<file path="flow/run.sh">
#!/bin/bash
# the make line also repeats each setting of config.mk as NAME=value (left out here)
make -C /OpenROAD-flow-scripts/flow DESIGN_CONFIG=/design/flow/config.mk WORK_HOME=/design/flow/orfs CLKGATE_MAP_FILE= finish
</file>
<file path="flow/config.mk">
export PLATFORM = sky130hd
export DESIGN_NAME = wallace_mul
export DESIGN_NICKNAME = wallace_mul
export VERILOG_FILES = /design/flow/design.v
export SDC_FILE = /design/flow/constraint.sdc
export NUM_CORES = 4
export LEC_CHECK = 0
export CAP_MARGIN = 20
export CORE_MARGIN = 2
export CORE_UTILIZATION = 66
export SETUP_SLACK_MARGIN = -0.18
export SLEW_MARGIN = 20
</file>
<file path="flow/constraint.sdc">
create_clock -name core_clock -period 3.7 [get_ports {clk}]
set_input_delay 0.7400 -clock core_clock [delete_from_list [all_inputs] [get_ports {clk}]]
set_output_delay 0.7400 -clock core_clock [all_outputs]
set_load 0.01 [all_outputs]
</file>
<file path="flow/design.v">
module cla32(input [31:0]a, input [31:0]b,output [32:0]out);
wire [1:0]w[0:32], L1[0:31], L2[0:31], L3[0:31], L4[0:31],L5[0:31];
wire L6[31:0];
genvar q;
generate    for(q=0; q<=31; q=q+1) begin
                  current_status s(.a(a[q]),.b(b[q]),.t(w[q+1]));
            end
endgenerate
assign w[0] = 0;
generate    for(q=0;q<=30;q=q+1) begin
                  look_ahead l(.s(w[31-q]),.f(w[30-q]),.o(L1[q]));
            end
endgenerate
assign L1[31] = w[0];
generate    for(q=0;q<=29;q=q+1) begin
                  look_ahead l(.s(L1[q]),.f(L1[q+2]),.o(L2[q]));
            end
endgenerate
assign L2[30] = L1[30];
assign L2[31] = L1[31];
generate    for(q=0;q<=27;q=q+1) begin
                  look_ahead l(.s(L2[q]),.f(L2[q+4]),.o(L3[q]));
            end
endgenerate
assign {L3[28], L3[29], L3[30], L3[31]} = {L2[28], L2[29], L2[30], L2[31]};
generate    for(q=0;q<=23;q=q+1) begin
                  look_ahead l(.s(L3[q]),.f(L3[q+8]),.o(L4[q]));
            end
endgenerate
generate    for(q=24;q<=31;q=q+1) begin
                  assign L4[q] = L3[q];
            end
endgenerate
generate    for(q=0;q<=15;q=q+1) begin
                  look_ahead l(.s(L4[q]),.f(L4[q+16]),.o(L5[q]));
            end
endgenerate
generate    for(q=16;q<=31;q=q+1) begin
                  assign L5[q] = L4[q];
            end
endgenerate
generate    for(q=0;q<=31;q=q+1) begin
                  assign L6[q] = a[q] ^ b[q] ^ L5[31-q][0];
            end
endgenerate
generate    for(q=0;q<=31;q=q+1) begin
                  assign out[q] = L6[q];
            end
            assign out[32] = w[0];
endgenerate
endmodule
module current_status(input a,input b,output [1:0]t);
      assign {t[0],t[1]} = {a || b , a && b};
endmodule
module look_ahead(input [1:0]s, input [1:0]f,output [1:0]o);
      assign o[1] = (s[1] & s[0] & !f[1]) | (s[0] & f[1] & f[0]);
      assign o[0] = (s[1] & s[0] & !f[1] & !f[0]) | (f[0] & s[0]);
endmodule
module wallace_mul(input [15:0] a, input [15:0] b, output [32:0] out, input clk);
wire [30:0] m[0:15];
reg [30:0] m15_1,m15_2,m15_3;
reg [30:0] u[14:0];
reg [31:0] v[14:0];
reg [31:0] v10_1,v12_2,v12_1;
reg [31:0] temp;
reg [31:0] temp_v;
genvar q,k,i,j;
assign m[0] = b[0] == 0 ? 31'b0 : {15'b0,a};
assign m[1] = b[1] == 0 ? 31'b0 : {14'b0,a,1'b0};
assign m[2] = b[2] == 0 ? 31'b0 : {13'b0,a,2'b0};
assign m[3] = b[3] == 0 ? 31'b0 : {12'b0,a,3'b0};
assign m[4] = b[4] == 0 ? 31'b0 : {11'b0,a,4'b0};
assign m[5] = b[5] == 0 ? 31'b0 : {10'b0,a,5'b0};
assign m[6] = b[6] == 0 ? 31'b0 : {9'b0,a,6'b0};
assign m[7] = b[7] == 0 ? 31'b0 : {8'b0,a,7'b0};
assign m[8] = b[8] == 0 ? 31'b0 : {7'b0,a,8'b0};
assign m[9] = b[9] == 0 ? 31'b0 : {6'b0,a,9'b0};
assign m[10] = b[10] == 0 ? 31'b0 : {5'b0,a,10'b0};
assign m[11] = b[11] == 0 ? 31'b0 : {4'b0,a,11'b0};
assign m[12] = b[12] == 0 ? 31'b0 : {3'b0,a,12'b0};
assign m[13] = b[13] == 0 ? 31'b0 : {2'b0,a,13'b0};
assign m[14] = b[14] == 0 ? 31'b0 : {1'b0,a,14'b0};
assign m[15] = b[15] == 0 ? 31'b0 : {a,15'b0};
generate    for(q=0; q<=14; q=q+1) begin
                  always @ ( posedge clk )
                        v[q][0] <= 0;
            end
endgenerate
generate    for(k=0; k<=12; k=k+3) begin
                  for(q=0; q<=30; q=q+1) begin
                  always @ ( posedge clk ) begin
                        u[k][q] <= m[k][q] ^ m[k+1][q] ^ m[k+2][q];
                        v[k][q+1] <= m[k][q] && m[k+1][q] || m[k+2][q] && ( m[k][q] || m[k+1][q] );
                  end
                  end
            end
            always @ ( posedge clk )
                  m15_1 <= m[15];
            for(q=0; q<=30; q=q+1) begin
            always @ ( posedge clk ) begin
                        u[1][q] <= u[0][q] ^ v[0][q] ^ u[3][q];
                        v[1][q+1] <= u[0][q] && v[0][q] || u[3][q] && ( u[0][q] || v[0][q] );
            end
            end
            for(q=0; q<=30; q=q+1) begin
            always @ ( posedge clk ) begin
                        u[2][q] <= u[6][q] ^ v[6][q] ^ v[3][q];
                        v[2][q+1] <= u[6][q] && v[6][q] || v[3][q] && ( u[6][q] || v[6][q] );
            end
            end
            for(q=0; q<=30; q=q+1) begin
            always @ ( posedge clk ) begin
                  u[4][q] <= u[9][q] ^ v[9][q] ^ u[12][q];
                  v[4][q+1] <= u[9][q] && v[9][q] || u[12][q] && ( u[9][q] || v[9][q] );
            end
            end
            always @ ( posedge clk ) begin
                  m15_2 <= m15_1;
                  v12_1 <= v[12];
            end
            for(q=0; q<=30; q=q+1) begin
            always @ ( posedge clk ) begin
                  u[5][q] <= u[1][q] ^ v[1][q] ^ u[2][q];
                  v[5][q+1] <= u[1][q] && v[1][q] || u[2][q] && ( u[1][q] || v[1][q] );
            end
            end
            for(q=0; q<=30; q=q+1) begin
            always @ ( posedge clk ) begin
                  u[7][q] <= u[4][q] ^ v[4][q] ^ v[2][q];
                  v[7][q+1] <= u[4][q] && v[4][q] || v[2][q] && ( u[4][q] || v[4][q] );
            end
            end
            always @ ( posedge clk ) begin
                  m15_3 <= m15_2;
                  v12_2 <= v12_1;
            end
            for(q=0; q<=30; q=q+1) begin
            always @ ( posedge clk ) begin
                  u[8][q] <= u[5][q] ^ v[5][q] ^ u[7][q];
                  v[8][q+1] <= u[5][q] && v[5][q] || u[7][q] && ( u[5][q] || v[5][q] );
            end
            end
            for(q=0; q<=30; q=q+1) begin
            always @ ( posedge clk ) begin
                  u[10][q] <= m15_3[q] ^ v12_2[q] ^ v[7][q];
                  v[10][q+1] <= m15_3[q] && v12_2[q] || v[7][q] && ( m15_3[q] || v12_2[q] );
            end
            end
            for(q=0; q<=30; q=q+1) begin
            always @ ( posedge clk ) begin
                  u[11][q] <= u[8][q] ^ v[8][q] ^ u[10][q];
                  v[11][q+1] <= u[8][q] && v[8][q] || u[10][q] && ( u[8][q] || v[8][q] );
            end
            end
            always @ ( posedge clk )
                  v10_1 <= v[10];
            for(q=0; q<=30; q=q+1) begin
            always @ ( posedge clk ) begin
                  u[13][q] <= u[11][q] ^ v[11][q] ^ v10_1[q];
                  v[13][q+1] <= u[11][q] && v[11][q] || v10_1[q] && ( u[11][q] || v[11][q] );
            end
            end
endgenerate
always @ ( posedge clk ) begin
      temp <= {1'b0,u[13]};
      temp_v <= v[13];
end
cla32 object(.a(temp),.b(temp_v),.out(out));
endmodule
</file>
==> reports/qor.yml, run 1 <==
setup_path:
  crit_path_start: "temp_v[9]"
  ff2ff_setup_slack_ns: 2.67
  reg2reg_to: "u[11][11]"
  rr_startpoint: "v[8][11]"
  cp_max_fo: 3
  crit_family: "AND-OR/OR-AND gates"
  cp_num_cells: 10
  worstSetupStartpointType: "register"
  cp-end-kind: "primary output"
  crit_path_max_incr_delay_ns: 0.54
  criticalPathCategory: "register to primary output"
  critPathSlowestCell: "clkdlybuf4s50_1"
  cp.arrival_ns: 3.09
  crit_path_end: "out[30]"
  critPathBufInv: 2
  r2r.worst_path.cells: 1
  crit_required_ns: 2.96
  crit_chain: "inv_1 -> ha_1 -> nor2b_2 -> a211oi_2 -> a32oi_2 -> nor2_2 -> o21ai_2 -> a21oi_2 -> xor2_1 -> clkdlybuf4s50_1"
power_and_ir_drop:
  pg_comb_w: 0.00577
  seq_power_share: 0.457
  finalPower_w: 0.0229
  pg_clk_w: 0.00668
  combPwrFrac: 0.252
  p_seq_w: 0.0105
  peakVddDrop_mv: 0.475
  p_int_w: 0.0162
  cellLeakagePower_nw: 11.8
  power_leader: "sequential cells"
  p_sw_w: 0.00673
  pwr_density_cell_nw_per_um2: 835
  p_sw_frac: 0.293
  pwr-share-clk: 0.291
detailed_routing:
  ant_nets: 0
  routed_wirelength_mm: 43.4
  wl_per_cell_um: 18.8
  drc: 0
  num_antenna_cells: 0
  drtIter0Drc: 363
  via_per_inst: 5.15
  firstDrtPassIters: 5
  vias: 11900
grt:
  met2_usage: 0.401
  grt_pass1_vias: 12900
  grtUsageMet3: 0.0449
  busiest_layer: "met2"
  grt_max_degree: 17
  track_usage: 0.239
  grt_util_met1: 0.318
  overflow: 0
  grt_pass1_wl_mm: 69.0
  antenna_found_initial: 0
synthesis:
  synth_flops: 716
  yosysUniqueCellTypes: 69
  aoi_share: 0.0375
  adder_share: 0.226
  syn_avg_cell_area_um2: 14.0
  synthArstFlopShare: 0
  postSynthSeqShare: 0.598
  mux_share: 0.00392
  yosys-dominant-comb-family: "adder cells"
  synth-edff-count: 0
  syn_nets: 2059
  synth.most_common_cell: "dfxtp_1"
  syn-instance-count: 1714
  yosys.area_share.xor_xnor: 0.00840
  top_cell_area_share: 0.598
  syn_area_um2: 24000
  top_cells_by_area: "dfxtp_1 60%, fa_1 17%, and2_1 6.8%, ha_1 5.8%, buf_4 1.0%"
  common_cells: "716 x dfxtp_1, 261 x and2_1, 200 x fa_1, 112 x ha_1, 55 x inv_1"
  yosys_area_um2: 24000
  ff_type: "dfxtp_1"
  yosysTopAreaCell: "dfxtp_1"
  yosys.area_share.simple: 0.101
  yosysWarnings: 4
  yosys_cells: 1714
final_timing:
  skew_ns: 0.0183
  setup_viol: 8
  hold_viol: 0
  layout_setup_ws_ns: -0.134
  rsz0062_at_grt: "true"
  slew_headroom: 0.409
  finalClockPeriodUsage: 1.04
  tightestPinTransition_ns: 0.884
  max_freq_ghz: 0.261
  slew_viol_final: 0
  whs_ns: 0.321
  period_needed_ns: 3.83
floorplanning:
  fp_util: 0.672
  std_cell_rows: 69
  boundaryPins: 66
  die_x_um: 195
  die_h_um: 195
  die_area_um2: 37900
  core_um2: 35700
clock_network:
  clockBufferDepth: 3
  clk_pin_slew_worst_paths_ns: 0.06
  htree_levels: 3
  clock-sinks: 716
  cts_tree: "built"
  hold_buffers: 0
  cts_buffers: 67
  clk_latency_ns: 0.58
  clockRootBuffer: "clkbuf_16"
flow_run:
  drv_cap: 0
  warnings: 65
cells_and_area:
  final_util: 0.771
  fillers: 2146
  final_nets: 2137
  area_growth_pct: 14.6
min_path:
  hp-start: "v[10][18]"
  hold-path-cell-count: 0
  holdPathEnd: "v10_1[18]"
  hp-class: "register to register"
outcome:
  so.violations: "negative setup slack"
  run_status: "complete, but fails checks"
placed_design:
  numPortBuffers: 64
  gp_congestion: 0.835
  place_hpwl_mm: 28.7
==> what timing repair did <==
action / in CTS / in global routing
resized: 59 / 53
buffers inserted: 5 / 4
pin swaps: 10 / 17
endpoints found under the setup margin: 15 / 15
==> through the flow <==
stage | instances | cell area (um^2) | setup slack [ns] | TNS (ns)
3_5_place_dp | 2175 | 24800 | 0.0983 | 0
6_report | 2306 | 27500 | -0.134 | -0.340
5_1_grt | 2306 | 27500 | -0.276 | -1.89
4_1_cts | 2302 | 27300 | -0.293 | -1.52
3_3_place_gp | 2175 | 24800 | 0.189 | 0
2_1_floorplan | 1714 | 24000 | 0.783 | 0
==> routing by layer <==
metal | up-vias | wire [um]
li1 | 5606 | -
met1 | 5984 | 19700
met2 | 229 | 21100
met3 | 65 | 1730
met4 | 0 | 917
met5 | - | 0
==> cell type report <==
| class | instances | area [um^2] | share of cell area |
|---|---|---|---|
| Sequential cell | 716 | 14300 | 0.522 |
| Multi-Input combinational cell | 872 | 9390 | 0.342 |
| Clock buffer | 99 | 1990 | 0.0724 |
| Timing Repair Buffer | 80 | 777 | 0.0283 |
| Tap cell | 461 | 577 | 0.0210 |
| Inverter | 55 | 206 | 0.00751 |
| Clock inverter | 23 | 203 | 0.00738 |
==> run 2: changes to the inputs <==
Settings changed: ABC_AREA set to 1, CORE_UTILIZATION 66 to 72, CTS_CLUSTER_SIZE set to 15, PLACE_DENSITY set to 0.76, SETUP_SLACK_MARGIN -0.18 to -0.14.
Clock period 3.7 ns to 2.77 ns, I/O delays scaled along.
==> run 2 against run 1 <==
  * Still fails the layout checks on negative setup slack
  * Global-route usage grew 9.2 points
  * Critical endpoint is now out[28]
  * Worst hold slack lost 0.0077 ns
  * Final area grew 7.5%
  * Clock power grew about 30%
  * Register-to-register slack lost 1.1 ns
  * Utilization grew 11 points
  * Routed wire length grew 46%
  * Total power grew 46%
  * Clock-buffer cell count shrank 11
  * Combinational power grew 79%
  * Via count grew 29%
  * Die size shrank 5.1%
==> reports/qor.yml, run 2 <==
synthesis:
  synth_flops: 716
  yosysTopAreaCell: "dfxtp_1"
  adder_share: 0.218
  top_cells_by_area: "dfxtp_1 58%, fa_1 16%, nand2_1 7.2%, inv_1 5.8%, ha_1 5.7%"
  yosys_area_um2: 24800
  yosys-dominant-comb-family: "adder cells"
  postSynthSeqShare: 0.578
  yosysUniqueCellTypes: 33
  syn_area_um2: 24800
  common_cells: "716 x dfxtp_1, 478 x nand2_1, 383 x inv_1, 200 x fa_1, 112 x ha_1"
  syn_avg_cell_area_um2: 11.1
  syn_nets: 2570
  syn-instance-count: 2225
  synthArstFlopShare: 0
  synth-edff-count: 0
  yosysWarnings: 4
  aoi_share: 0.0124
  yosys_cells: 2225
  yosys.area_share.simple: 0.106
  synth.most_common_cell: "dfxtp_1"
  ff_type: "dfxtp_1"
  yosys.area_share.xor_xnor: 0.00560
  mux_share: 0
  top_cell_area_share: 0.578
final_timing:
  slew_headroom: 0.385
  finalClockPeriodUsage: 1.13
  fin_tns_setup_ns: -4.61
  setup_viol: 21
  period_needed_ns: 3.12
  slew_viol_final: 0
  tightestPinTransition_ns: 0.919
  layout_setup_ws_ns: -0.354
  whs_ns: 0.314
  rsz0062_at_grt: "true"
  hold_viol: 0
  max_freq_ghz: 0.320
  skew_ns: 0.0143
setup_path:
  crit_path_max_incr_delay_ns: 0.37
  cp.arrival_ns: 2.57
  ff2ff_setup_slack_ns: 1.54
  reg2reg_to: "u[7][13]"
  crit_path_start: "temp[16]"
  crit_chain: "inv_2 -> ha_4 -> nor2_4 -> nand2_1 -> nand2_2 -> inv_2 -> nand3_2 -> nand2_2 -> nor2_2 -> nand3_2 -> buf_6 -> nand3_2 -> nand2_1 -> nand2_1 -> nand2_1 -> buf_6"
  cp-end-kind: "primary output"
  crit_required_ns: 2.22
  rr_startpoint: "v[2][13]"
  cp_max_fo: 4
  critPathSlowestCell: "dfxtp_2"
  cp_num_cells: 16
  crit_path_frequent_cell: "nand2_1"
  worstSetupStartpointType: "register"
  crit_family: "simple AND/OR/NAND/NOR gates"
  critPathBufInv: 4
  r2r.worst_path.cells: 1
  crit_path_end: "out[28]"
  criticalPathCategory: "register to primary output"
power_and_ir_drop:
  p_int_w: 0.0223
  seq_power_share: 0.434
  peakVddDrop_mv: 0.785
  combPwrFrac: 0.306
  p_seq_w: 0.0145
  pwr_density_cell_nw_per_um2: 1130
  cellLeakagePower_nw: 14.8
  pwr-share-clk: 0.260
  pg_comb_w: 0.0103
  power_leader: "sequential cells"
  p_sw_frac: 0.335
  pg_clk_w: 0.00871
  p_sw_w: 0.0112
flow_run:
  warnings: 64
  drv_cap: 0
clock_network:
  clk_pin_slew_worst_paths_ns: 0.07
  htree_levels: 2
  clockRootBuffer: "clkbuf_16"
  clockBufferDepth: 3
  hold_buffers: 0
  cts_tree: "built"
  clock-sinks: 716
  clk_latency_ns: 0.60
  cts_buffers: 61
min_path:
  hold-path-cell-count: 0
  hp-start: "v[13][14]"
  holdPathEnd: "temp_v[14]"
  hp-class: "register to register"
floorplanning:
  die_x_um: 190
  boundaryPins: 66
  fp_util: 0.736
  core_um2: 33700
  die_area_um2: 35900
  std_cell_rows: 67
  die_h_um: 190
placed_design:
  dp.cells: 2715
  gp_congestion: 0.869
  place_hpwl_mm: 33.5
  numPortBuffers: 64
cells_and_area:
  final_util: 0.877
  area_growth_pct: 19.1
  final_cells: 2849
  final_nets: 2703
detailed_routing:
  firstDrtPassIters: 5
  routed_wirelength_mm: 63.4
  via_per_inst: 5.37
  num_antenna_cells: 0
  drtIter0Drc: 953
  drc: 0
  vias: 15300
  wl_per_cell_um: 22.3
  ant_nets: 0
grt:
  overflow: 0
  track_usage: 0.331
  grt_max_degree: 17
  grt_pass1_wl_mm: 89.3
  grt_pass1_vias: 16700
  antenna_found_initial: 1
outcome:
  run_status: "complete, but fails checks"
  so.violations: "negative setup slack"
## run 2: routing by layer
| layer | part of all wire | up-vias | track usage |
|---|---|---|---|
| met3 | 0.055 | 227 | 0.0504 |
| met5 | 0.00019 | - | 0 |
| met4 | 0.044 | 2 | 0.138 |
| met1 | 0.36 | 7666 | 0.389 |
| li1 | - | 6751 | - |
| met2 | 0.54 | 659 | 0.607 |
## run 2: through the flow
step	total power, W	setup WS, ns	cell area (um^2)
floorplan	0.0186	0.554	24800
global placement	0.0210	-0.188	26100
detailed placement	0.0217	-0.207	26100
CTS	0.0317	-0.245	29000
global route	0.0347	-0.426	29500
finish	0.0335	-0.354	29500
## run 2: what timing repair did
action                     CTS  global route
pin swaps                  108            92
resized                    342           145
setup endpoints to repair   23            22
buffers inserted            22            13
## run 2: layout make-up
cell class,count,area [um^2]
Fill cell,1382,4150
Timing Repair Buffer,168,1400
Inverter,396,1520
Sequential cell,716,14400
Tap cell,448,561
Clock inverter,18,244
Multi-Input combinational cell,1015,9640
Clock buffer,88,1780
==> run 3: changes to the inputs <==
Settings changed: ABC_AREA 1 to not set, CAP_MARGIN 20 to 0, CELL_PAD_IN_SITES_GLOBAL_PLACEMENT set to 3, CORE_ASPECT_RATIO set to 1.06, CORE_UTILIZATION 72 to 40, CTS_CLUSTER_DIAMETER set to 136, CTS_CLUSTER_SIZE 15 to not set, MAX_ROUTING_LAYER set to met4, PLACE_DENSITY 0.76 to not set, PLACE_DENSITY_LB_ADDON set to 0.19, SETUP_SLACK_MARGIN -0.14 to 0.2, SLEW_MARGIN 20 to 10, TNS_END_PERCENT set to 65.
Clock period 2.77 ns to 3.71 ns, I/O delays scaled along.
==> run 3 against run 2 <==
  * Still fails the layout checks on negative setup slack
  * Final area is 2.6% lower
  * Routed wire length fell by 31%
  * First-iteration DRC count decreased by 57%
  * Utilization down 39 points
  * Sequential cell count unchanged
  * Register-to-register slack gained 1.2 ns
  * Via count down 24%
  * Global-route usage shrank 18 points
  * Synthesized cell count fell by 23%
  * Non-clock buffer count down 37
==> reports/qor.yml, run 3 <==
placed_design:
  gp_congestion: 0.803
  numPortBuffers: 64
  place_hpwl_mm: 31.1
setup_path:
  crit_chain: "inv_2 -> ha_4 -> or2_1 -> a221o_1 -> a221oi_4 -> buf_6 -> o22ai_4 -> nor3_4 -> o31ai_2 -> buf_4 -> xnor2_2 -> buf_2"
  critPathBufInv: 4
  cp-end-kind: "primary output"
  crit_path_start: "temp[11]"
  criticalPathCategory: "register to primary output"
  rr_startpoint: "v[5][8]"
  crit_path_end: "out[29]"
  critPathSlowestCell: "dfxtp_2"
  crit_family: "AND-OR/OR-AND gates"
  reg2reg_to: "u[8][8]"
  r2r.worst_path.cells: 1
  crit_required_ns: 2.97
  cp.arrival_ns: 3.00
  cp_num_cells: 12
  ff2ff_setup_slack_ns: 2.73
  worstSetupStartpointType: "register"
  crit_path_max_incr_delay_ns: 0.37
  cp_max_fo: 4
final_timing:
  skew_ns: 0.0156
  hold_viol: 0
  whs_ns: 0.315
  fin_tns_setup_ns: -0.0448
  tightestPinTransition_ns: 0.901
  finalClockPeriodUsage: 1.01
  slew_viol_final: 0
  layout_setup_ws_ns: -0.0303
  slew_headroom: 0.397
  max_freq_ghz: 0.267
  rsz0062_at_grt: "true"
  period_needed_ns: 3.74
  setup_viol: 3
floorplanning:
  die_area_um2: 61900
  fp_util: 0.404
  boundaryPins: 66
  std_cell_rows: 92
  die_h_um: 256
  core_um2: 59400
  die_x_um: 242
synthesis:
  ff_type: "dfxtp_1"
  postSynthSeqShare: 0.598
  common_cells: "716 x dfxtp_1, 261 x and2_1, 200 x fa_1, 112 x ha_1, 55 x inv_1"
  yosys-dominant-comb-family: "adder cells"
  synth_flops: 716
  syn_area_um2: 24000
  yosys.area_share.xor_xnor: 0.00840
  yosysUniqueCellTypes: 69
  syn_avg_cell_area_um2: 14.0
  yosys.area_share.simple: 0.101
  yosys_area_um2: 24000
  top_cell_area_share: 0.598
  synth.most_common_cell: "dfxtp_1"
  yosys_cells: 1714
  synthArstFlopShare: 0
  synth-edff-count: 0
  mux_share: 0.00392
  top_cells_by_area: "dfxtp_1 60%, fa_1 17%, and2_1 6.8%, ha_1 5.8%, buf_4 1.0%"
  yosysWarnings: 4
  yosysTopAreaCell: "dfxtp_1"
  aoi_share: 0.0375
  adder_share: 0.226
  syn-instance-count: 1714
  syn_nets: 2059
flow_run:
  drv_cap: 0
  warnings: 63
cells_and_area:
  final_nets: 2188
  final_util: 0.484
  fillers: 5292
  area_growth_pct: 20.0
power_and_ir_drop:
  pwr_density_cell_nw_per_um2: 828
  p_seq_w: 0.0104
  pg_clk_w: 0.00685
  pwr-share-clk: 0.287
  p_sw_w: 0.00701
  combPwrFrac: 0.274
  seq_power_share: 0.439
  pg_comb_w: 0.00652
  p_int_w: 0.0168
  peakVddDrop_mv: 0.329
  power_leader: "sequential cells"
  p_sw_frac: 0.294
  cellLeakagePower_nw: 12.1
detailed_routing:
  via_per_inst: 4.35
  ant_nets: 0
  drtIter0Drc: 407
  num_antenna_cells: 0
  routed_wirelength_mm: 44.0
  vias: 11700
  wl_per_cell_um: 16.4
  firstDrtPassIters: 4
  drc: 0
grt:
  grt_pass1_vias: 12800
  grt_max_degree: 17
  overflow: 0
  antenna_found_initial: 0
  track_usage: 0.152
  grt_pass1_wl_mm: 71.2
clock_network:
  clockBufferDepth: 3
  clk_latency_ns: 0.59
  clk_pin_slew_worst_paths_ns: 0.06
  cts_tree: "built"
  cts_buffers: 67
  hold_buffers: 0
  htree_levels: 3
  clock-sinks: 716
  clockRootBuffer: "clkbuf_16"
outcome:
  so.violations: "negative setup slack"
  run_status: "complete, but fails checks"
min_path:
  holdPathEnd: "m15_3[17]"
  hold-path-cell-count: 0
  hp-class: "register to register"
  hp-start: "m15_2[17]"
## run 3: layout make-up
class	instances	area, um^2	share of cell area
flip-flops and latches	716	14400	0.499
multi-input cells	872	9830	0.342
clock buffers	93	1950	0.0677
repair buffers	131	1110	0.0387
well taps	799	1000	0.0348
clock inverters	27	312	0.0108
inverters	55	206	0.00718
## run 3: layer usage
layer	routed length, um	track usage	vias up
li1	-	-	5698
met1	21700	0.203	5766
met2	19800	0.232	157
met3	1390	0.0287	85
met4	1080	0.0528	0
met5	0	-	-
## run 3: metrics by stage
stage,setup slack [ns],instance area [um^2],instances,total power [W]
global placement,0.0448,25500,2540,0.0161
CTS,-0.160,28300,2682,0.0236
detailed placement,0.0158,25500,2540,0.0161
global route,-0.153,28800,2693,0.0254
finish,-0.0303,28800,2693,0.0238
floorplan,0.791,24000,1714,0.0139
## run 3: timing repair
| action | CTS | global route |
|---|---|---|
| gates resized | 165 | 114 |
| setup endpoints to repair | 22 | 20 |
| pin swaps | 38 | 43 |
| setup buffers | 22 | 11 |
==> run 4: changes to the inputs <==
Settings changed: CELL_PAD_IN_SITES_GLOBAL_PLACEMENT 3 to not set, CORE_ASPECT_RATIO 1.06 to not set, CORE_UTILIZATION 40 to 71, CTS_CLUSTER_DIAMETER 136 to not set, CTS_CLUSTER_SIZE set to 36, HOLD_SLACK_MARGIN set to -0.05, MAX_ROUTING_LAYER met4 to not set, PLACE_DENSITY set to 0.6, PLACE_DENSITY_LB_ADDON 0.19 to not set, SETUP_SLACK_MARGIN 0.2 to 0.71, SLEW_MARGIN 10 to 20, TNS_END_PERCENT 65 to not set.
Clock period 3.71 ns to 2.41 ns, I/O delays scaled along.
==> run 4 against run 3 <==
  * Still fails the layout checks on negative setup slack
  * Register-to-register slack got worse by 1.4 ns
  * Critical endpoint unchanged
  * Die size is 43% lower
  * Synthesized cell count stayed put
  * Critical path depth decreased by 2
  * Sequential power increased by about 60%
  * Global-route usage grew 19 points
  * First-iteration DRC count increased by 84%
  * Total power increased by 65%
  * Clock skew decreased by 0.0015 ns
==> reports/qor.yml, run 4 <==
final_timing:
  tightestPinTransition_ns: 0.835
  slew_headroom: 0.429
  period_needed_ns: 3.54
  finalClockPeriodUsage: 1.47
  rsz0062_at_grt: "true"
  skew_ns: 0.0142
  whs_ns: 0.323
  setup_viol: 23
  layout_setup_ws_ns: -1.13
  hold_viol: 0
  fin_tns_setup_ns: -17.23
  max_freq_ghz: 0.283
  slew_viol_final: 0
cells_and_area:
  fillers: 1313
  final_nets: 2316
  area_growth_pct: 23.2
floorplanning:
  die_h_um: 188
  boundaryPins: 66
  fp_util: 0.718
  core_um2: 33400
  std_cell_rows: 67
  die_area_um2: 35200
  die_x_um: 188
synthesis:
  yosysTopAreaCell: "dfxtp_1"
  yosysUniqueCellTypes: 69
  yosys_cells: 1714
  yosysWarnings: 4
  syn_area_um2: 24000
  yosys.area_share.xor_xnor: 0.00840
  common_cells: "716 x dfxtp_1, 261 x and2_1, 200 x fa_1, 112 x ha_1, 55 x inv_1"
  yosys-dominant-comb-family: "adder cells"
  ff_type: "dfxtp_1"
  synth-edff-count: 0
  synth.most_common_cell: "dfxtp_1"
  syn_avg_cell_area_um2: 14.0
  synth_flops: 716
  top_cell_area_share: 0.598
  mux_share: 0.00392
  yosys_area_um2: 24000
  syn_nets: 2059
  synthArstFlopShare: 0
  aoi_share: 0.0375
  top_cells_by_area: "dfxtp_1 60%, fa_1 17%, and2_1 6.8%, ha_1 5.8%, buf_4 1.0%"
  adder_share: 0.226
  yosys.area_share.simple: 0.101
  syn-instance-count: 1714
  postSynthSeqShare: 0.598
setup_path:
  worstSetupStartpointType: "register"
  crit_family: "AND-OR/OR-AND gates"
  cp.arrival_ns: 3.06
  crit_path_frequent_cell: "buf_4"
  critPathBufInv: 4
  crit_path_start: "temp[18]"
  crit_path_max_incr_delay_ns: 0.77
  crit_chain: "inv_2 -> ha_4 -> nor2_4 -> a2111oi_0 -> nor3b_2 -> buf_4 -> o31ai_1 -> buf_4 -> xnor2_2 -> buf_2"
  criticalPathCategory: "register to primary output"
  critPathSlowestCell: "a2111oi_0"
  reg2reg_to: "u[7][14]"
  crit_required_ns: 1.93
  crit_path_end: "out[29]"
  cp_num_cells: 10
  rr_startpoint: "v[2][14]"
  ff2ff_setup_slack_ns: 1.35
  cp-end-kind: "primary output"
  cp_max_fo: 4
  r2r.worst_path.cells: 1
detailed_routing:
  routed_wirelength_mm: 59.0
  ant_nets: 0
  firstDrtPassIters: 5
  drc: 0
  vias: 13500
  wl_per_cell_um: 23.9
  via_per_inst: 5.48
  drtIter0Drc: 749
  num_antenna_cells: 0
grt:
  grt_pass1_wl_mm: 90.6
  overflow: 0
  antenna_found_initial: 2
  grt_pass1_vias: 15500
  grt_max_degree: 17
  track_usage: 0.344
power_and_ir_drop:
  p_int_w: 0.0270
  peakVddDrop_mv: 0.929
  p_sw_frac: 0.315
  pg_comb_w: 0.0127
  pwr_density_cell_nw_per_um2: 1330
  cellLeakagePower_nw: 12.8
  seq_power_share: 0.422
  p_seq_w: 0.0166
  pg_clk_w: 0.0100
  combPwrFrac: 0.324
  p_sw_w: 0.0124
  power_leader: "sequential cells"
  pwr-share-clk: 0.254
clock_network:
  cts_tree: "built"
  hold_buffers: 0
  clockBufferDepth: 3
  clk_latency_ns: 0.60
  htree_levels: 2
  clk_pin_slew_worst_paths_ns: 0.07
  clockRootBuffer: "clkbuf_16"
  cts_buffers: 60
  clock-sinks: 716
min_path:
  hold-path-cell-count: 0
  hp-start: "v[12][19]"
  hp-class: "register to register"
  holdPathEnd: "v12_1[19]"
placed_design:
  gp_congestion: 0.887
  place_hpwl_mm: 33.1
  numPortBuffers: 64
flow_run:
  warnings: 66
  drv_cap: 0
outcome:
  run_status: "complete, but fails checks"
  so.violations: "negative setup slack"
-- run 4: metal layers --
layer / vias to the layer above / GRT usage / wire length (um)
li1: 5951 / - / -
met1: 6907 / 0.410 / 22800
met2: 510 / 0.627 / 31300
met3: 160 / 0.0563 / 3010
met4: 2 / 0.128 / 1910
met5: - / 0 / 11
-- run 4: layout make-up --
cell class | count | area [um^2] | share of cell area
Clock buffer | 85 | 1750 | 0.0592
Clock inverter | 26 | 283 | 0.00958
Inverter | 55 | 214 | 0.00725
Multi-Input combinational cell | 872 | 10200 | 0.345
Sequential cell | 716 | 14400 | 0.487
Tap cell | 448 | 561 | 0.0190
Timing Repair Buffer | 266 | 2150 | 0.0729
-- run 4: timing repair --
item,4_1_cts,5_1_grt
setup endpoints to repair,33,30
pin swaps,57,39
resized,284,70
buffers inserted,21,7
cloned,0,0
-- run 4: through the flow --
step | std cells | setup WS (ns) | util | total power [W] | cell area [um^2]
3_3_place_gp | 2329 | -0.785 | 0.793 | 0.0261 | 26500
2_1_floorplan | 1714 | -0.177 | - | 0.0221 | 24400
6_report | 2468 | -1.13 | 0.885 | 0.0394 | 29500
5_1_grt | 2468 | -1.25 | 0.885 | 0.0409 | 29500
4_1_cts | 2461 | -1.01 | 0.875 | 0.0383 | 29200
3_5_place_dp | 2329 | -0.843 | 0.793 | 0.0269 | 26500
==> run 5: changes to the inputs <==
Settings changed: ABC_AREA set to 1, CORE_MARGIN 2 to 3, CORE_UTILIZATION 71 to 17, CTS_CLUSTER_DIAMETER set to 35, CTS_CLUSTER_SIZE 36 to 93, GPL_ROUTABILITY_DRIVEN set to 0, HOLD_SLACK_MARGIN -0.05 to -0.01, MAX_ROUTING_LAYER set to met4, PLACE_DENSITY 0.6 to 0.47, SETUP_SLACK_MARGIN 0.71 to 0.29, SLEW_MARGIN 20 to 30, TNS_END_PERCENT set to 70.
Clock period 2.41 ns to 4.4 ns, I/O delays scaled along.
==> run 5 against run 4 <==
  * The run now finishes clean
  * Clock power fell by 32%
  * Critical path depth up 6
  * Cell count is 72% higher
  * Sequential cell count is the same
  * Global-route usage is 28 points lower
==> reports/qor.yml, run 5 <==
outcome:
  run_status: "complete, no violations"
detailed_routing:
  drc: 0
  firstDrtPassIters: 6
  ant_nets: 0
  via_per_inst: 3.09
  wl_per_cell_um: 11.0
  routed_wirelength_mm: 46.9
  vias: 13100
  drtIter0Drc: 455
floorplanning:
  die_area_um2: 150000
  die_h_um: 388
  core_um2: 144000
  std_cell_rows: 139
  boundaryPins: 66
  fp_util: 0.172
  die_x_um: 388
synthesis:
  synth-edff-count: 0
  yosys_area_um2: 24800
  ff_type: "dfxtp_1"
  yosysUniqueCellTypes: 33
  syn_area_um2: 24800
  yosys_cells: 2225
  top_cell_area_share: 0.578
  common_cells: "716 x dfxtp_1, 478 x nand2_1, 383 x inv_1, 200 x fa_1, 112 x ha_1"
  synthArstFlopShare: 0
  aoi_share: 0.0124
  yosysWarnings: 4
  adder_share: 0.218
  mux_share: 0
  yosys.area_share.xor_xnor: 0.00560
  postSynthSeqShare: 0.578
  yosys-dominant-comb-family: "adder cells"
  synth.most_common_cell: "dfxtp_1"
  top_cells_by_area: "dfxtp_1 58%, fa_1 16%, nand2_1 7.2%, inv_1 5.8%, ha_1 5.7%"
  syn_avg_cell_area_um2: 11.1
  synth_flops: 716
  syn_nets: 2570
  yosys.area_share.simple: 0.106
  yosysTopAreaCell: "dfxtp_1"
  syn-instance-count: 2225
clock_network:
  clk_latency_ns: 0.63
  postCtsSetupBuffers: 0
  clockRootBuffer: "clkbuf_16"
  htree_levels: 3
  cts_tree: "built"
  clk_pin_slew_worst_paths_ns: 0.07
  cts_buffers: 79
  hold_buffers: 0
  clockBufferDepth: 3
  clock-sinks: 716
placed_design:
  numPortBuffers: 64
  place_hpwl_mm: 35.7
  dp_slack_ns: 0.766
cells_and_area:
  fillers: 15400
  area_growth_pct: 21.8
  final_nets: 2620
setup_path:
  rr_startpoint: "v[1][14]"
  critPathBufInv: 3
  worstSetupStartpointType: "register"
  crit_family: "simple AND/OR/NAND/NOR gates"
  r2r.worst_path.cells: 1
  crit_path_frequent_cell: "nand2_1"
  reg2reg_to: "u[5][14]"
  criticalPathCategory: "register to primary output"
  crit_required_ns: 3.52
  cp_num_cells: 16
  critPathSlowestCell: "clkdlybuf4s50_1"
  crit_chain: "inv_1 -> ha_1 -> nor2_1 -> nand2_1 -> nand2_1 -> nand2_1 -> nor2_1 -> inv_1 -> nand2_2 -> nand2_1 -> o21ai_2 -> nand2_1 -> nand2_1 -> nand3_1 -> nand2_1 -> clkdlybuf4s50_1"
  crit_path_end: "out[31]"
  crit_path_start: "temp[18]"
  cp.arrival_ns: 3.09
  crit_path_max_incr_delay_ns: 0.56
  cp_max_fo: 4
  ff2ff_setup_slack_ns: 3.42
  cp-end-kind: "primary output"
min_path:
  hold-path-cell-count: 0
  hp-class: "register to register"
  holdPathEnd: "u[5][1]"
  hp-start: "u[1][1]"
power_and_ir_drop:
  seq_power_share: 0.441
  p_int_w: 0.0136
  p_sw_frac: 0.313
  pg_comb_w: 0.00431
  pwr_density_cell_nw_per_um2: 657
  cellLeakagePower_nw: 14.6
  power_leader: "sequential cells"
  p_seq_w: 0.00875
  pwr-share-clk: 0.342
  pg_clk_w: 0.00678
  combPwrFrac: 0.217
  peakVddDrop_mv: 0.265
  p_sw_w: 0.00622
final_timing:
  layout_setup_ws_ns: 0.435
  finalClockPeriodUsage: 0.901
  skew_ns: 0.0307
  slew_headroom: 0.336
  max_freq_ghz: 0.252
  hold_viol: 0
  fin_tns_setup_ns: 0
  tightestPinTransition_ns: 0.993
  rsz0062_at_grt: "true"
  slew_viol_final: 0
  period_needed_ns: 3.97
  setup_viol: 0
grt:
  grt_max_degree: 18
  grt_pass1_vias: 14000
  grt_pass1_wl_mm: 75.5
  antenna_found_initial: 8
  overflow: 0
  track_usage: 0.0657
flow_run:
  drv_cap: 0
  warnings: 63
[run 5: area by class of cell]
class                           count  area [um^2]  share of cell area
Multi-Input combinational cell   1015         8540               0.283
Sequential cell                   716        14300               0.475
Antenna cell                        6         15.0            0.000497
Inverter                          396         1490              0.0492
Clock inverter                     57          734              0.0243
Tap cell                         1903         2380              0.0788
Timing Repair Buffer               67          643              0.0213
Clock buffer                       89         2070              0.0687
[run 5: repair_timing]
| action | 4_1_cts | 5_1_grt |
|---|---|---|
| gates resized | 5 | 19 |
| gates cloned | 0 | 0 |
| pin swaps | 0 | 3 |
| endpoints found under the setup margin | 8 | 13 |
[run 5: routing by layer]
metal,up-vias,track usage,wire [um]
li1,6623,-,-
met2,160,0.115,23200
met4,0,0.0267,1390
met1,6228,0.0736,20700
met5,-,-,0
met3,100,0.0128,1610
[run 5: per-stage QoR]
stage                     hold slack [ns]  instance area [um^2]  total power [W]  instances  utilization
after floorplan                     0.310                 24800           0.0117       2225            -
after global placement              0.310                 27400           0.0134       4097        0.190
after detailed placement            0.312                 27300           0.0134       4097        0.190
after CTS                           0.311                 30200           0.0203       4243        0.209
after global routing                0.316                 30200           0.0213       4248        0.209
final                               0.309                 30200           0.0198       4249        0.210
==> run 6: changes to the inputs <==
Settings changed: CORE_MARGIN 3 to 2, CORE_UTILIZATION 17 to 70, CTS_CLUSTER_DIAMETER 35 to 54, CTS_CLUSTER_SIZE 93 to 15, GPL_ROUTABILITY_DRIVEN 0 to not set, GPL_TIMING_DRIVEN set to 1, HOLD_SLACK_MARGIN -0.01 to not set, MAX_ROUTING_LAYER met4 to met5, PLACE_DENSITY 0.47 to not set, PLACE_DENSITY_LB_ADDON set to 0.02, SETUP_SLACK_MARGIN 0.29 to 0.56, SLEW_MARGIN 30 to 20, TNS_END_PERCENT 70 to not set.
Clock period 4.4 ns to 2.51 ns, I/O delays scaled along.
==> run 6 against run 5 <==
  * Now fails the layout checks on negative setup slack
  * Routed wire length up 21%
  * Worst hold slack better by 0.011 ns
  * Synthesized cell count unchanged
  * Total power up 77%
  * Synthesized area unchanged
  * Cell count down 33%
  * Die size down 75%
  * Clock power up 12%
  * Critical endpoint is now out[22]
==> reports/qor.yml, run 6 <==
placed_design:
  dp_slack_ns: -0.273
  gp_congestion: 0.854
  place_hpwl_mm: 33.1
  numPortBuffers: 64
detailed_routing:
  wl_per_cell_um: 20.0
  via_per_inst: 5.18
  drtIter0Drc: 698
  num_antenna_cells: 0
  ant_nets: 0
  drc: 0
  firstDrtPassIters: 5
  vias: 14600
  routed_wirelength_mm: 56.6
setup_path:
  cp-end-kind: "primary output"
  cp_num_cells: 14
  crit_chain: "inv_2 -> ha_4 -> nor2_4 -> inv_1 -> nand2_2 -> buf_4 -> nand3_1 -> nand2_2 -> nand2_2 -> nand2_1 -> nand2_1 -> nand2_1 -> xor2_1 -> buf_2"
  cp_max_fo: 4
  crit_family: "simple AND/OR/NAND/NOR gates"
  r2r.worst_path.cells: 1
  worstSetupStartpointType: "register"
  crit_path_start: "temp[21]"
  rr_startpoint: "v[9][25]"
  critPathSlowestCell: "dfxtp_4"
  cp.arrival_ns: 2.49
  criticalPathCategory: "register to primary output"
  crit_path_end: "out[22]"
  ff2ff_setup_slack_ns: 1.48
  reg2reg_to: "u[4][25]"
  crit_required_ns: 2.01
  crit_path_max_incr_delay_ns: 0.37
  critPathBufInv: 4
flow_run:
  drv_cap: 0
  warnings: 64
outcome:
  run_status: "complete, but fails checks"
  so.violations: "negative setup slack"
floorplanning:
  core_um2: 34700
  boundaryPins: 66
  std_cell_rows: 68
  die_area_um2: 36900
  fp_util: 0.714
  die_x_um: 192
  die_h_um: 192
clock_network:
  hold_buffers: 0
  clk_latency_ns: 0.60
  clk_pin_slew_worst_paths_ns: 0.07
  cts_buffers: 54
  clockRootBuffer: "clkbuf_16"
  htree_levels: 2
  clockBufferDepth: 3
  cts_tree: "built"
  clock-sinks: 716
final_timing:
  period_needed_ns: 2.99
  slew_viol_final: 0
  layout_setup_ws_ns: -0.484
  setup_viol: 23
  skew_ns: 0.0157
  fin_tns_setup_ns: -7.86
  finalClockPeriodUsage: 1.19
  rsz0062_at_grt: "true"
  hold_viol: 0
  max_freq_ghz: 0.334
grt:
  antenna_found_initial: 1
  grt_pass1_vias: 16300
  grt_pass1_wl_mm: 85.9
  overflow: 0
  track_usage: 0.313
  grt_max_degree: 17
min_path:
  hold-path-cell-count: 0
  hp-class: "register to register"
  hp-start: "v12_1[25]"
  holdPathEnd: "v12_2[25]"
synthesis:
  postSynthSeqShare: 0.578
  syn_avg_cell_area_um2: 11.1
  yosysWarnings: 4
  synth-edff-count: 0
  yosys-dominant-comb-family: "adder cells"
  syn-instance-count: 2225
  synth_flops: 716
  aoi_share: 0.0124
  yosysTopAreaCell: "dfxtp_1"
  synth.most_common_cell: "dfxtp_1"
  common_cells: "716 x dfxtp_1, 478 x nand2_1, 383 x inv_1, 200 x fa_1, 112 x ha_1"
  ff_type: "dfxtp_1"
  mux_share: 0
  syn_area_um2: 24800
  synthArstFlopShare: 0
  top_cell_area_share: 0.578
  adder_share: 0.218
  yosys.area_share.xor_xnor: 0.00560
  yosys.area_share.simple: 0.106
  yosysUniqueCellTypes: 33
  yosys_cells: 2225
  syn_nets: 2570
  yosys_area_um2: 24800
  top_cells_by_area: "dfxtp_1 58%, fa_1 16%, nand2_1 7.2%, inv_1 5.8%, ha_1 5.7%"
cells_and_area:
  area_growth_pct: 18.9
  final_nets: 2712
power_and_ir_drop:
  pwr_density_cell_nw_per_um2: 1190
  combPwrFrac: 0.329
  p_sw_w: 0.0118
  pg_clk_w: 0.00759
  pg_comb_w: 0.0116
  pwr-share-clk: 0.216
  p_sw_frac: 0.337
  cellLeakagePower_nw: 14.7
  power_leader: "sequential cells"
  p_seq_w: 0.0159
  p_int_w: 0.0232
  seq_power_share: 0.454
  peakVddDrop_mv: 0.753
==> run 6: stage by stage <==
step	total power [W]	utilization	hold WS, ns	instances	cell area, um^2
detailed placement	0.0245	0.763	0.312	2731	26500
CTS	0.0333	0.829	0.322	2813	28800
global route	0.0367	0.849	0.321	2826	29500
finish	0.0351	0.849	0.320	2826	29500
global placement	0.0239	0.763	0.310	2731	26500
floorplan	0.0211	-	0.310	2225	25200
==> run 6: repair_timing <==
action | in CTS | in global routing
endpoints found under the setup margin | 32 | 24
cloned | 0 | 0
setup buffers | 22 | 13
pin swaps | 104 | 84
resized | 334 | 166
==> run 6: cell type report <==
cell class / instances / area [um^2]
Clock inverter: 4 / 37.5
Clock buffer: 56 / 1370
Multi-Input combinational cell: 1015 / 10000
Inverter: 396 / 1530
Timing Repair Buffer: 184 / 1520
Sequential cell: 716 / 14400
Fill cell: 1613 / 5230
Tap cell: 455 / 569
==> run 6: layer usage <==
metal / global-route usage / part of all wire / wire, um / up-vias
li1: - / - / - / 6729
met3: 0.0497 / 0.055 / 3130 / 186
met1: 0.363 / 0.38 / 21300 / 7203
met5: 0 / 0.00018 / 10 / -
met4: 0.154 / 0.044 / 2500 / 2
met2: 0.564 / 0.52 / 29700 / 528
==> run 7: changes to the inputs <==
Settings changed: CAP_MARGIN 0 to 20, CTS_CLUSTER_DIAMETER 54 to 272, GPL_TIMING_DRIVEN 1 to not set, MAX_ROUTING_LAYER met5 to not set, PLACE_DENSITY set to 0.72, PLACE_DENSITY_LB_ADDON 0.02 to not set, SETUP_SLACK_MARGIN 0.56 to 0.68.
Clock period 2.51 ns to 2.46 ns, I/O delays scaled along.
==> run 7 against run 6 <==
  * The layout still fails its checks (negative setup slack)
  * Total power up 1.4%
  * Critical path type unchanged
  * Sequential cell count unchanged
  * Via count down 1.3%
  * Worst hold slack worse by 0.0032 ns
==> reports/qor.yml, run 7 <==
outcome:
  run_status: "complete, but fails checks"
  so.violations: "negative setup slack"
power_and_ir_drop:
  pwr-share-clk: 0.218
  seq_power_share: 0.456
  pg_clk_w: 0.00777
  peakVddDrop_mv: 0.793
  p_int_w: 0.0238
  power_leader: "sequential cells"
  pwr_density_cell_nw_per_um2: 1200
  pg_comb_w: 0.0116
  p_sw_w: 0.0118
  combPwrFrac: 0.325
  p_seq_w: 0.0162
  cellLeakagePower_nw: 14.7
  p_sw_frac: 0.331
grt:
  antenna_found_initial: 0
  grt_pass1_vias: 16100
  track_usage: 0.304
  met2_usage: 0.561
  grt_max_degree: 17
  busiest_layer: "met2"
  grtUsageMet3: 0.0396
  grt_util_met1: 0.363
  overflow: 0
  grt_pass1_wl_mm: 84.0
clock_network:
  clock-sinks: 716
  clockRootBuffer: "clkbuf_16"
  clockBufferDepth: 3
  hold_buffers: 0
  cts_tree: "built"
  clk_pin_slew_worst_paths_ns: 0.07
  clk_latency_ns: 0.60
  htree_levels: 2
  cts_buffers: 53
setup_path:
  criticalPathCategory: "register to primary output"
  crit_path_end: "out[22]"
  crit_chain: "inv_2 -> ha_4 -> nor2_4 -> nand2_4 -> nand2_4 -> nand4_1 -> nand2_2 -> nand2_1 -> nand2_2 -> nand2_2 -> nand2_2 -> xor2_2 -> buf_2"
  cp.arrival_ns: 2.48
  critPathSlowestCell: "dfxtp_2"
  crit_path_frequent_cell: "nand2_2"
  ff2ff_setup_slack_ns: 1.40
  crit_path_start: "temp_v[20]"
  cp_num_cells: 13
  crit_required_ns: 1.97
  cp_max_fo: 4
  worstSetupStartpointType: "register"
  cp-end-kind: "primary output"
  crit_family: "simple AND/OR/NAND/NOR gates"
  reg2reg_to: "u[11][11]"
  rr_startpoint: "u[10][11]"
  critPathBufInv: 2
  crit_path_max_incr_delay_ns: 0.36
  r2r.worst_path.cells: 1
synthesis:
  synth.most_common_cell: "dfxtp_1"
  yosys.area_share.simple: 0.106
  top_cells_by_area: "dfxtp_1 58%, fa_1 16%, nand2_1 7.2%, inv_1 5.8%, ha_1 5.7%"
  top_cell_area_share: 0.578
  yosysWarnings: 4
  synthArstFlopShare: 0
  postSynthSeqShare: 0.578
  synth_flops: 716
  yosys_area_um2: 24800
  synth-edff-count: 0
  syn_avg_cell_area_um2: 11.1
  syn_nets: 2570
  common_cells: "716 x dfxtp_1, 478 x nand2_1, 383 x inv_1, 200 x fa_1, 112 x ha_1"
  yosys.area_share.xor_xnor: 0.00560
  yosys-dominant-comb-family: "adder cells"
  mux_share: 0
  syn_area_um2: 24800
  yosysUniqueCellTypes: 33
  yosys_cells: 2225
  ff_type: "dfxtp_1"
  adder_share: 0.218
  aoi_share: 0.0124
  syn-instance-count: 2225
  yosysTopAreaCell: "dfxtp_1"
final_timing:
  skew_ns: 0.0209
  max_freq_ghz: 0.337
  tightestPinTransition_ns: 0.509
  rsz0062_at_grt: "true"
  finalClockPeriodUsage: 1.21
  period_needed_ns: 2.97
  hold_viol: 0
  layout_setup_ws_ns: -0.511
  slew_viol_final: 0
  slew_headroom: 0.659
  fin_tns_setup_ns: -8.25
  setup_viol: 23
floorplanning:
  core_um2: 34700
  die_h_um: 192
  boundaryPins: 66
  die_x_um: 192
  die_area_um2: 36900
  std_cell_rows: 68
  fp_util: 0.714
min_path:
  hp-class: "register to register"
  hp-start: "u[1][1]"
  holdPathEnd: "u[5][1]"
  hold-path-cell-count: 0
placed_design:
  place_hpwl_mm: 33.9
  gp_congestion: 0.849
  dp_slack_ns: -0.350
  placed_cell_area_um2: 26600
  numPortBuffers: 64
detailed_routing:
  via_per_inst: 5.11
  routed_wirelength_mm: 54.7
  vias: 14500
  firstDrtPassIters: 8
  drtIter0Drc: 742
  num_antenna_cells: 0
  drc: 0
  ant_nets: 0
  wl_per_cell_um: 19.3
flow_run:
  warnings: 67
  drv_cap: 0
cells_and_area:
  logic_area_um2: 10000
  area_growth_pct: 19.0
  fin_area_um2: 29500
  final_nets: 2717
  fillers: 1658
  register_area_um2: 14400
-- run 7: area by class of cell --
cell class | count | share of cell area
Sequential cell | 716 | 0.488
Inverter | 396 | 0.0519
Tap cell | 455 | 0.0193
Clock inverter | 2 | 0.00131
Clock buffer | 55 | 0.0466
Multi-Input combinational cell | 1015 | 0.339
Timing Repair Buffer | 190 | 0.0535
-- run 7: metal layers --
layer	wire length [um]	share of wire
met5	0	0
met4	1670	0.031
met3	2290	0.042
met2	29400	0.54
met1	21300	0.39
-- run 7: stage by stage --
stage                     hold slack, ns  power (W)  instances   util
after detailed placement           0.312     0.0252       2742  0.768
after CTS                          0.316     0.0341       2819  0.829
after global placement             0.310     0.0246       2742  0.768
after global routing               0.323     0.0372       2829  0.850
after floorplan                    0.310     0.0216       2225      -
final                              0.317     0.0356       2829  0.850
-- run 7: what timing repair did --
item | CTS | global route
gates resized | 299 | 185
endpoints found under the setup margin | 32 | 25
setup buffers | 20 | 10
pin swaps | 103 | 114
==> run 8: changes to the inputs <==
Settings changed: CORE_ASPECT_RATIO set to 0.97, CORE_UTILIZATION 70 to 38, CTS_CLUSTER_DIAMETER 272 to not set, CTS_CLUSTER_SIZE 15 to not set, MIN_ROUTING_LAYER set to met1, PLACE_DENSITY 0.72 to not set, PLACE_DENSITY_LB_ADDON set to 0.22, SETUP_SLACK_MARGIN 0.68 to -0.03.
Clock period 2.46 ns to 2.94 ns, I/O delays scaled along.
==> run 8 against run 7 <==
  * The layout still fails its checks (negative setup slack)
  * First-iteration DRC count fell by 35%
  * Global-route usage fell by 17 points
  * Sequential share of layout area fell by 2.0 points
  * Combinational power fell by 22%
  * Register-to-register slack improved by 0.55 ns
  * Die size rose by 82%
  * Worst hold slack got worse by 0.011 ns
  * Setup slack improved by 0.37 ns
  * Non-clock buffer count fell by 14
==> reports/qor.yml, run 8 <==
outcome:
  run_status: "complete, but fails checks"
  so.violations: "negative setup slack"
synthesis:
  adder_share: 0.218
  synth_flops: 716
  top_cells_by_area: "dfxtp_1 58%, fa_1 16%, nand2_1 7.2%, inv_1 5.8%, ha_1 5.7%"
  syn-instance-count: 2225
  yosysUniqueCellTypes: 33
  synthArstFlopShare: 0
  ff_type: "dfxtp_1"
  yosys-dominant-comb-family: "adder cells"
  yosys.area_share.xor_xnor: 0.00560
  top_cell_area_share: 0.578
  yosysTopAreaCell: "dfxtp_1"
  mux_share: 0
  aoi_share: 0.0124
  yosysWarnings: 4
  syn_area_um2: 24800
  synth-edff-count: 0
  syn_nets: 2570
  yosys_cells: 2225
  syn_avg_cell_area_um2: 11.1
  synth.most_common_cell: "dfxtp_1"
  yosys.area_share.simple: 0.106
  postSynthSeqShare: 0.578
  common_cells: "716 x dfxtp_1, 478 x nand2_1, 383 x inv_1, 200 x fa_1, 112 x ha_1"
  yosys_area_um2: 24800
final_timing:
  tightestPinTransition_ns: 0.856
  layout_setup_ws_ns: -0.146
  finalClockPeriodUsage: 1.05
  skew_ns: 0.0211
  hold_viol: 0
  max_freq_ghz: 0.324
  setup_viol: 15
  slew_viol_final: 0
  slew_headroom: 0.428
  period_needed_ns: 3.09
  rsz0062_at_grt: "true"
setup_path:
  cp.arrival_ns: 2.50
  crit_family: "simple AND/OR/NAND/NOR gates"
  r2r.worst_path.cells: 1
  cp_num_cells: 15
  crit_required_ns: 2.35
  critPathBufInv: 4
  crit_chain: "ha_2 -> buf_4 -> nor2_4 -> nand2_2 -> nand2_4 -> nand2_4 -> nand2_2 -> buf_6 -> buf_6 -> nand2_2 -> nand2_2 -> nand2_2 -> nand2_2 -> xor2_2 -> buf_2"
  crit_path_start: "temp[13]"
  rr_startpoint: "v[1][12]"
  ff2ff_setup_slack_ns: 1.95
  cp_max_fo: 4
  criticalPathCategory: "register to primary output"
  reg2reg_to: "u[5][12]"
  cp-end-kind: "primary output"
  crit_path_end: "out[21]"
  critPathSlowestCell: "dfxtp_2"
  worstSetupStartpointType: "register"
  crit_path_frequent_cell: "nand2_2"
  crit_path_max_incr_delay_ns: 0.33
detailed_routing:
  num_antenna_cells: 0
  ant_nets: 0
  wl_per_cell_um: 13.9
  vias: 13800
  via_per_inst: 4.20
  routed_wirelength_mm: 45.5
  drc: 0
  drtIter0Drc: 485
  firstDrtPassIters: 5
cells_and_area:
  final_util: 0.474
  final_nets: 2718
  area_growth_pct: 23.9
  fin_area_um2: 30700
power_and_ir_drop:
  pwr_density_cell_nw_per_um2: 1010
  power_leader: "sequential cells"
  p_sw_frac: 0.309
  seq_power_share: 0.424
  combPwrFrac: 0.290
  p_int_w: 0.0215
  peakVddDrop_mv: 0.505
  p_seq_w: 0.0132
  finalPower_w: 0.0312
  pwr-share-clk: 0.286
  p_sw_w: 0.00964
  cellLeakagePower_nw: 15.2
  pg_clk_w: 0.00891
  pg_comb_w: 0.00905
clock_network:
  clk_pin_slew_worst_paths_ns: 0.06
  htree_levels: 3
  clock-sinks: 716
  clockBufferDepth: 3
  clockRootBuffer: "clkbuf_16"
  clk_latency_ns: 0.60
  cts_tree: "built"
  cts_buffers: 68
floorplanning:
  core_um2: 64800
  die_x_um: 263
  boundaryPins: 66
  die_area_um2: 67300
  std_cell_rows: 92
  die_h_um: 256
  fp_util: 0.383
grt:
  track_usage: 0.137
  grt_max_degree: 17
  antenna_found_initial: 1
  grt_pass1_vias: 14800
  grt_pass1_wl_mm: 73.6
  overflow: 0
min_path:
  hp-start: "v[13][30]"
  holdPathEnd: "temp_v[30]"
  hold-path-cell-count: 0
  hp-class: "register to register"
placed_design:
  numPortBuffers: 64
  gp_congestion: 0.866
  place_hpwl_mm: 32.7
  placed_cell_area_um2: 26500
flow_run:
  drv_cap: 0
  warnings: 63
-- run 8: final cells by class --
type	count	area [um^2]
Clock buffer	95	1990
Inverter	396	1500
Multi-Input combinational cell	1015	9870
Fill cell	5727	34100
Clock inverter	29	373
Sequential cell	716	14400
Tap cell	846	1060
Timing Repair Buffer	176	1550
-- run 8: per-stage QoR --
step / setup TNS, ns / instances / hold slack [ns] / setup WS (ns)
after floorplan: 0 / 2225 / 0.310 / 0.690
after global placement: -0.0879 / 3102 / 0.310 / -0.0686
after detailed placement: -0.419 / 3102 / 0.312 / -0.0809
after CTS: -1.75 / 3265 / 0.311 / -0.192
after global routing: -3.70 / 3273 / 0.320 / -0.302
final: -0.924 / 3273 / 0.306 / -0.146
-- run 8: repair_timing --
item | 4_1_cts | 5_1_grt
pin swaps | 124 | 76
endpoints found under the setup margin | 23 | 23
setup buffers | 40 | 9
hold buffers | 0 | 0
gates resized | 349 | 170
-- run 8: routing by layer --
| layer | track usage | vias up | part of all wire |
|---|---|---|---|
| li1 | - | 6783 | - |
| met1 | 0.172 | 6624 | 0.46 |
| met2 | 0.235 | 238 | 0.48 |
| met3 | 0.0199 | 110 | 0.032 |
| met4 | 0.0573 | 2 | 0.032 |
| met5 | 0 | - | 0.00035 |
==> run 9: changes to the inputs <==
Settings changed: ABC_AREA 1 to not set, CAP_MARGIN 20 to 30, CORE_ASPECT_RATIO 0.97 to not set, CORE_UTILIZATION 38 to 33, CTS_CLUSTER_DIAMETER set to 54, GPL_TIMING_DRIVEN set to 0, MAX_ROUTING_LAYER set to met5, MIN_ROUTING_LAYER met1 to not set, PLACE_DENSITY_LB_ADDON 0.22 to 0.02, SETUP_SLACK_MARGIN -0.03 to 0.99, TNS_END_PERCENT set to 90.
Clock period 2.94 ns to 5.41 ns, I/O delays scaled along.
==> run 9 against run 8 <==
  * The run now finishes clean
  * Sequential cell count unchanged
  * Total power shrank 46%
  * Clock skew is 0.0036 ns lower
  * Die size increased by 11%
  * Routed wire length up 11%
  * Non-clock buffer count down 15
  * Register-to-register slack better by 2.4 ns
  * Critical path type unchanged
  * Critical endpoint is now out[26]
==> reports/qor.yml, run 9 <==
outcome:
  run_status: "complete, no violations"
synthesis:
  yosysTopAreaCell: "dfxtp_1"
  ff_type: "dfxtp_1"
  adder_share: 0.226
  mux_share: 0.00392
  syn_avg_cell_area_um2: 14.0
  top_cells_by_area: "dfxtp_1 60%, fa_1 17%, and2_1 6.8%, ha_1 5.8%, buf_4 1.0%"
  yosysUniqueCellTypes: 69
  yosys_cells: 1714
  yosys-dominant-comb-family: "adder cells"
  yosysWarnings: 4
  top_cell_area_share: 0.598
  synth.most_common_cell: "dfxtp_1"
  yosys_area_um2: 24000
  common_cells: "716 x dfxtp_1, 261 x and2_1, 200 x fa_1, 112 x ha_1, 55 x inv_1"
  yosys.area_share.xor_xnor: 0.00840
  synth_flops: 716
  syn_area_um2: 24000
  syn_nets: 2059
  postSynthSeqShare: 0.598
  synthArstFlopShare: 0
  aoi_share: 0.0375
  syn-instance-count: 1714
  yosys.area_share.simple: 0.101
  synth-edff-count: 0
setup_path:
  cp_num_cells: 12
  rr_startpoint: "m15_3[20]"
  critPathBufInv: 5
  critPathSlowestCell: "clkdlybuf4s50_1"
  crit_family: "buffers and inverters"
  worstSetupStartpointType: "register"
  cp-end-kind: "primary output"
  crit_path_end: "out[26]"
  crit_path_max_incr_delay_ns: 0.52
  crit_chain: "inv_1 -> ha_1 -> nor2b_2 -> a211oi_2 -> buf_4 -> a32oi_2 -> o31ai_2 -> buf_4 -> o22ai_2 -> xnor2_1 -> buf_4 -> clkdlybuf4s50_1"
  cp.arrival_ns: 3.24
  criticalPathCategory: "register to primary output"
  crit_path_frequent_cell: "buf_4"
  crit_path_start: "temp[9]"
  ff2ff_setup_slack_ns: 4.39
  cp_max_fo: 3
  reg2reg_to: "v[10][21]"
  r2r.worst_path.cells: 1
  crit_required_ns: 4.33
placed_design:
  place_hpwl_mm: 37.9
  numPortBuffers: 64
  gp_congestion: 0.831
  placed_cell_area_um2: 25800
final_timing:
  slew_viol_final: 0
  rsz0062_at_grt: "true"
  finalClockPeriodUsage: 0.798
  tightestPinTransition_ns: 0.823
  setup_viol: 0
  hold_viol: 0
  slew_headroom: 0.451
  max_freq_ghz: 0.232
  skew_ns: 0.0175
  period_needed_ns: 4.32
  fin_tns_setup_ns: 0
clock_network:
  cts_buffers: 78
  clockBufferDepth: 3
  hold_buffers: 0
  cts_tree: "built"
  clk_pin_slew_worst_paths_ns: 0.06
  clk_latency_ns: 0.60
  htree_levels: 3
  clock-sinks: 716
  clockRootBuffer: "clkbuf_16"
detailed_routing:
  via_per_inst: 4.08
  firstDrtPassIters: 4
  drc: 0
  wl_per_cell_um: 17.5
  ant_nets: 0
  routed_wirelength_mm: 50.7
  num_antenna_cells: 0
  drtIter0Drc: 404
  vias: 11800
min_path:
  hold-path-cell-count: 0
  holdPathEnd: "temp[26]"
  hp-start: "u[13][26]"
  hp-class: "register to register"
flow_run:
  warnings: 63
  drv_cap: 0
grt:
  grt_pass1_vias: 13100
  overflow: 0
  track_usage: 0.141
  grt_pass1_wl_mm: 78.7
  antenna_found_initial: 3
  grt_max_degree: 14
power_and_ir_drop:
  p_seq_w: 0.00717
  cellLeakagePower_nw: 12.3
  seq_power_share: 0.429
  pwr-share-clk: 0.307
  p_sw_w: 0.00489
  p_int_w: 0.0118
  p_sw_frac: 0.292
  pg_clk_w: 0.00513
  pwr_density_cell_nw_per_um2: 577
  power_leader: "sequential cells"
  combPwrFrac: 0.265
  pg_comb_w: 0.00443
  peakVddDrop_mv: 0.439
floorplanning:
  boundaryPins: 66
  fp_util: 0.334
  die_area_um2: 74800
  std_cell_rows: 98
  die_x_um: 274
  die_h_um: 274
  core_um2: 71700
cells_and_area:
  final_nets: 2229
  fillers: 6785
  fin_area_um2: 29000
  area_growth_pct: 21.0
-- run 9: layout make-up --
class | instances | area [um^2] | area share
clock buffers | 117 | 2300 | 0.0793
well taps | 950 | 1190 | 0.0410
plain buffers | 71 | 413 | 0.0142
flip-flops and latches | 716 | 14300 | 0.495
multi-input cells | 872 | 9460 | 0.326
inverters | 55 | 206 | 0.00712
clock inverters | 24 | 250 | 0.00863
repair buffers | 90 | 840 | 0.0289
-- run 9: metrics by stage --
step	power (W)	util	std cells	hold WS (ns)	worst slack [ns]
after floorplan	0.00952	-	1714	0.310	2.15
after global placement	0.0113	0.360	2728	0.310	1.16
after detailed placement	0.0113	0.360	2728	0.312	1.15
after CTS	0.0168	0.400	2882	0.305	0.914
after global routing	0.0178	0.404	2895	0.306	0.877
final	0.0167	0.404	2895	0.309	1.09
-- run 9: routing by layer --
metal	global-route usage	wire [um]	vias up
li1	-	-	5803
met1	0.195	24900	5736
met2	0.223	23000	182
met3	0.0228	1580	81
met4	0.0519	1190	0
met5	0	0	-
-- run 9: what timing repair did --
| action | CTS | global route |
|---|---|---|
| buffers inserted | 13 | 13 |
| endpoints found under the setup margin | 15 | 17 |
| resized | 76 | 62 |
| pin swaps | 20 | 28 |
No activity file was given, so power comes from the tool's default toggle rates.
